==> 08-22: inputs <==
Design brain_m, start of the top module:
module brain_m(clk, rst, distance, mode, start, E, color, OE, shape);
clock: 11.3 ns
lec_check: 0
abc_area: 1
cap_margin: 25
core_margin: 2
core_utilization: 15
cts_cluster_diameter: 108
hold_slack_margin: 0.19
min_routing_layer: met1
slew_margin: 20
tns_end_percent: 95
run.sh (not shown) runs the stock make flow with config.mk's settings and CLKGATE_MAP_FILE=.
==> 01-16: changes against 08-22 <==
- ABC_AREA: 1 -> default
- CAP_MARGIN: 25 -> 20
- CORE_UTILIZATION: 15 -> 34
- CTS_CLUSTER_DIAMETER: 108 -> default
- HOLD_SLACK_MARGIN: 0.19 -> default
- MIN_ROUTING_LAYER: met1 -> default
- PLACE_DENSITY: default -> 0.6
- TNS_END_PERCENT: 95 -> default
==> flow/constraint.sdc (replaced) <==
create_clock -name core_clock -period 6.6 [get_ports {clk}]
set_input_delay 1.3200 -clock core_clock [delete_from_list [all_inputs] [get_ports {clk}]]
set_output_delay 1.3200 -clock core_clock [all_outputs]
set_load 0.01 [all_outputs]
==> qor summary <==
Outcome: 08-22 no timing/DRC/antenna violations; 01-16 no timing/DRC/antenna violations
Sequential share of the synthesized area: 08-22 52.4%; 01-16 52.9%
Terminus of the critical flop-to-flop path: 08-22 iscu.remReg2[7]; 01-16 m.mem[19][5]
Hold_sp: 08-22 d1.dReg[26]; 01-16 d1.state[0]
Number of antenna violations at the first check in global routing: 08-22 7; 01-16 8
Simple-gate share of the synthesized area: 08-22 18.5%; 01-16 16.9%
Floorplan die width: 08-22 850 um; 01-16 563 um
Cells on Worst Hold Path: 08-22 2; 01-16 1
WP buf/inv: 08-22 4; 01-16 1
Syn-to-layout area delta: 08-22 17.8%; 01-16 12.5%
Violation tally from detailed-route iteration zero: 08-22 8567; 01-16 6981
Top routing layer in use: 08-22 met5; 01-16 met4
Comb gate area: 08-22 43700 um^2; 01-16 46200 um^2
WL met3: 08-22 19100 um; 01-16 14200 um
Cell Pwr Density: 08-22 159 nW/um^2; 01-16 296 nW/um^2
Routability-driven placement congestion ratio: 08-22 0.830; 01-16 0.851
Setup WS pre-CTS: 08-22 4.23 ns; 01-16 0.832 ns
Number of global-route vias before repair: 08-22 85000; 01-16 74600
Number of buffers created by CTS: 08-22 266; 01-16 285

---

==> run Z: inputs <==
Starting RTL as in the previous note.
==> flow/config.mk <==
export PLATFORM = sky130hd
export DESIGN_NAME = brain_m
export DESIGN_NICKNAME = brain_m
export VERILOG_FILES = /design/flow/design.v
export SDC_FILE = /design/flow/constraint.sdc
export NUM_CORES = 4
export LEC_CHECK = 0
export ABC_AREA = 1
export CAP_MARGIN = 20
export CELL_PAD_IN_SITES_GLOBAL_PLACEMENT = 2
export CORE_MARGIN = 2
export CORE_UTILIZATION = 26
export CTS_CLUSTER_DIAMETER = 54
export HOLD_SLACK_MARGIN = 0.28
export MAX_ROUTING_LAYER = met4
export SETUP_SLACK_MARGIN = 0.06
export SLEW_MARGIN = 25
==> flow/constraint.sdc <==
create_clock -name core_clock -period 5.54 [get_ports {clk}]
set_input_delay 1.1080 -clock core_clock [delete_from_list [all_inputs] [get_ports {clk}]]
set_output_delay 1.1080 -clock core_clock [all_outputs]
set_load 0.01 [all_outputs]
==> run E (differences from run Z) <==
==> flow/config.mk (replaced) <==
export PLATFORM = sky130hd
export DESIGN_NAME = brain_m
export DESIGN_NICKNAME = brain_m
export VERILOG_FILES = /design/flow/design.v
export SDC_FILE = /design/flow/constraint.sdc
export NUM_CORES = 4
export LEC_CHECK = 0
export CAP_MARGIN = 20
export CORE_MARGIN = 2
export CORE_UTILIZATION = 72
export PLACE_DENSITY_LB_ADDON = 0.01
export SLEW_MARGIN = 20
==> flow/constraint.sdc (replaced) <==
create_clock -name core_clock -period 4.02 [get_ports {clk}]
set_input_delay 0.8040 -clock core_clock [delete_from_list [all_inputs] [get_ports {clk}]]
set_output_delay 0.8040 -clock core_clock [all_outputs]
set_load 0.01 [all_outputs]
==> run M (differences from run Z) <==
==> flow/config.mk (replaced) <==
export PLATFORM = sky130hd
export DESIGN_NAME = brain_m
export DESIGN_NICKNAME = brain_m
export VERILOG_FILES = /design/flow/design.v
export SDC_FILE = /design/flow/constraint.sdc
export NUM_CORES = 4
export LEC_CHECK = 0
export CAP_MARGIN = 20
export CELL_PAD_IN_SITES_GLOBAL_PLACEMENT = 0
export CORE_MARGIN = 2
export CORE_UTILIZATION = 72
export CTS_CLUSTER_DIAMETER = 54
export HOLD_SLACK_MARGIN = 0.28
export PLACE_DENSITY_LB_ADDON = 0.0
export SETUP_SLACK_MARGIN = 1.3
export SLEW_MARGIN = 25
==> flow/constraint.sdc (replaced) <==
create_clock -name core_clock -period 4.42 [get_ports {clk}]
set_input_delay 0.8840 -clock core_clock [delete_from_list [all_inputs] [get_ports {clk}]]
set_output_delay 0.8840 -clock core_clock [all_outputs]
set_load 0.01 [all_outputs]
==> run C (differences from run Z) <==
==> flow/config.mk (replaced) <==
export PLATFORM = sky130hd
export DESIGN_NAME = brain_m
export DESIGN_NICKNAME = brain_m
export VERILOG_FILES = /design/flow/design.v
export SDC_FILE = /design/flow/constraint.sdc
export NUM_CORES = 4
export LEC_CHECK = 0
export CAP_MARGIN = 20
export CELL_PAD_IN_SITES_GLOBAL_PLACEMENT = 0
export CORE_MARGIN = 2
export CORE_UTILIZATION = 72
export CTS_CLUSTER_DIAMETER = 390
export HOLD_SLACK_MARGIN = 0.28
export PLACE_DENSITY_LB_ADDON = 0.0
export SETUP_SLACK_MARGIN = 1.3
export SLEW_MARGIN = 25
==> flow/constraint.sdc (replaced) <==
create_clock -name core_clock -period 4.78 [get_ports {clk}]
set_input_delay 0.9560 -clock core_clock [delete_from_list [all_inputs] [get_ports {clk}]]
set_output_delay 0.9560 -clock core_clock [all_outputs]
set_load 0.01 [all_outputs]
==> results <==
Sequential power, lowest first: run Z, run C, run M, run E. Worst setup slack, highest first: run C, run Z, run M, run E. Core utilization: run M > run C > run E > run Z. Clock skew: run Z > run E > run C > run M. The highest final cell count belongs to run Z, the lowest to run C. Run Z completed with no timing, DRC or antenna violations. Run M finished but failed the layout checks on max-capacitance violations, max-slew violations. Run C produced a clean layout. Run E finished but fails on negative setup slack. Clock power: run Z > run E > run M > run C. Against run M, the area after synthesis of run Z is higher by 1.0%.
==> figures <==
quantity	run M	run C	run E	run Z
Crit. path cell count	7	7	7	9
Final area over synthesized area	1.137x	1.110x	1.107x	1.179x
Rows	140	140	140	235
Area fraction in compound gates after synthesis	15.6%	15.6%	15.6%	18.6%
Hold Path Stages	2	2	3	2
Area share of the leading cell type in the synthesized netlist	42.1%	42.1%	42.1%	41.6%
Worst slack after detailed placement	0.328 ns	0.519 ns	0.222 ns	0.506 ns
Result of the run	complete, but fails checks	no timing/DRC/antenna violations	complete, but fails checks	no timing/DRC/antenna violations
Layout check failures	max-capacitance violations, max-slew violations	-	negative setup slack	-
Worst slew pin tran	1.61 ns	1.10 ns	1.06 ns	1.21 ns
Master of the slowest instance on the critical path	mux4_2	mux4_2	mux4_2	clkdlybuf4s50_1
Clk. pwr	0.0229 W	0.0213 W	0.0243 W	0.0249 W
OpenROAD warning count	46	55	46	49
Peak per-stage delay on the critical path	0.60 ns	0.61 ns	0.63 ns	0.58 ns
Clock tree skew after final layout	0.0559 ns	0.0571 ns	0.0669 ns	0.0770 ns
Post-Synth XOR/XNOR Area	0.651%	0.651%	0.651%	0.114%

---

==> inputs of job 7192 <==
brain_m again, from the RTL that the note above started with.
clock: 7.75 ns
lec_check: 0
abc_area: 1
cap_margin: 20
core_aspect_ratio: 1.27
core_margin: 2
core_utilization: 31
cts_cluster_diameter: 163
gpl_routability_driven: 0
place_density_lb_addon: 0.21
setup_slack_margin: 1.57
slew_margin: 20
==> job 5295: changes against job 7192 <==
==> flow/config.mk (replaced) <==
export PLATFORM = sky130hd
export DESIGN_NAME = brain_m
export DESIGN_NICKNAME = brain_m
export VERILOG_FILES = /design/flow/design.v
export SDC_FILE = /design/flow/constraint.sdc
export NUM_CORES = 4
export LEC_CHECK = 0
export CAP_MARGIN = 20
export CORE_MARGIN = 2
export CORE_UTILIZATION = 64
export SLEW_MARGIN = 20
==> flow/constraint.sdc (replaced) <==
create_clock -name core_clock -period 4.84 [get_ports {clk}]
set_input_delay 0.9680 -clock core_clock [delete_from_list [all_inputs] [get_ports {clk}]]
set_output_delay 0.9680 -clock core_clock [all_outputs]
set_load 0.01 [all_outputs]
==> job 7873: changes against job 7192 <==
==> flow/config.mk (replaced) <==
export PLATFORM = sky130hd
export DESIGN_NAME = brain_m
export DESIGN_NICKNAME = brain_m
export VERILOG_FILES = /design/flow/design.v
export SDC_FILE = /design/flow/constraint.sdc
export NUM_CORES = 4
export LEC_CHECK = 0
export CAP_MARGIN = 10
export CORE_MARGIN = 2
export CORE_UTILIZATION = 72
export CTS_CLUSTER_SIZE = 15
export HOLD_SLACK_MARGIN = 0.29
export SETUP_SLACK_MARGIN = 0.47
export SLEW_MARGIN = 20
==> flow/constraint.sdc (replaced) <==
create_clock -name core_clock -period 3.28 [get_ports {clk}]
set_input_delay 0.6560 -clock core_clock [delete_from_list [all_inputs] [get_ports {clk}]]
set_output_delay 0.6560 -clock core_clock [all_outputs]
set_load 0.01 [all_outputs]
==> job 7132: changes against job 7192 <==
==> flow/config.mk (replaced) <==
export PLATFORM = sky130hd
export DESIGN_NAME = brain_m
export DESIGN_NICKNAME = brain_m
export VERILOG_FILES = /design/flow/design.v
export SDC_FILE = /design/flow/constraint.sdc
export NUM_CORES = 4
export LEC_CHECK = 0
export ABC_AREA = 1
export CAP_MARGIN = 20
export CELL_PAD_IN_SITES_GLOBAL_PLACEMENT = 0
export CORE_MARGIN = 2
export CORE_UTILIZATION = 72
export CTS_CLUSTER_DIAMETER = 54
export HOLD_SLACK_MARGIN = 0.28
export PLACE_DENSITY_LB_ADDON = 0.08
export SETUP_SLACK_MARGIN = 1.3
export SLEW_MARGIN = 25
==> flow/constraint.sdc (replaced) <==
create_clock -name core_clock -period 5.26 [get_ports {clk}]
set_input_delay 1.0520 -clock core_clock [delete_from_list [all_inputs] [get_ports {clk}]]
set_output_delay 1.0520 -clock core_clock [all_outputs]
set_load 0.01 [all_outputs]
==> notes <==
- Job 5295 produced a clean layout. Job 7192 went through all stages and came out clean. Job 7873 ran to the end with violations: negative setup slack. Job 7132 completed with no timing, DRC or antenna violations.
- Global-route usage, highest first: job 7873, job 7132, job 5295, job 7192.
- Combinational power: job 7132 is smaller than job 7873 (49%).
- Of job 5295 and job 7192, job 7192 has the higher synthesized cell count (gap 17%, measured against job 7192).
- Sequential power, highest first: job 7873, job 5295, job 7132, job 7192.
- Total power: job 7873 > job 5295 > job 7132 > job 7192.
- Critical path depth, highest first: job 7873, job 7132, job 7192, job 5295.
- Clock skew, highest first: job 7192, job 7873, job 7132, job 5295.
- Flip-flop count is the same in job 5295 and job 7192.
- Between job 7873 and job 7132, the lower first-iteration DRC count is in job 7873 (gap about 1.3%, measured against job 7132).
==> figures <==
metric                                                                                              job 7192                      job 7132                      job 7873                    job 5295
Status                                                                               complete, no violations       complete, no violations      finished with violations     complete, no violations
Violated checks                                                                                            -                             -          negative setup slack                           -
Reg power frac                                                                                         48.0%                         49.7%                         48.8%                       49.1%
Area of the core                                                                                  345000 um2                    148000 um2                    146000 um2                  165000 um2
Worst r2r dst                                                                     m.mem[14][5]$_SDFFCE_PN0P_  iscu.remReg2[6]$_SDFFE_PP0N_  iscu.remReg1[6]$_SDFFE_PP0N_  m.mem[15][9]$_SDFFCE_PN0P_
Post-Synthesis Cells                                                                                   13186                         13186                         10918                       10918
Capture point of the worst path                                                                     shape[1]                      shape[1]  iscu.remReg1[6]$_SDFFE_PP0N_                    shape[2]
Die area                                                                                          351000 um2                    152000 um2                    151000 um2                  169000 um2
Share of the final layout cell area in multi-input gates                                               36.2%                         37.2%                         39.6%                       39.5%
DRT iter0 DRCs                                                                                          6729                         11462                         11311                        7654
Cell Int Power                                                                                      22900 uW                      32900 uW                      54000 uW                    36600 uW
Placed Cells                                                                                           17103                         14518                         12500                       12555
Fraction of power consumed by the clock network                                                        46.5%                         44.3%                         44.2%                       45.2%
Count of instantiated cells in the yosys netlist                                                       13186                         13186                         10918                       10918
Cts repair resizes                                                                                         0                           105                           412                           2
Area of all sequential standard cells                                                              56200 um2                     56200 um2                     56300 um2                   56200 um2
Bufs w/o clock                                                                                           121                           210                           555                         167
Class of the tightest hold or removal check                                           flip-flop to flip-flop        flip-flop to flip-flop        input pin to flip-flop      flip-flop to flip-flop
Layout-to-synthesis area ratio                                                                        1.126x                        1.111x                        1.168x                      1.103x
Clock input transition at the sequential cells of the worst setup and hold paths                       60 ps                         60 ps                         70 ps                       60 ps
Power is estimated from default activity; no workload was simulated.
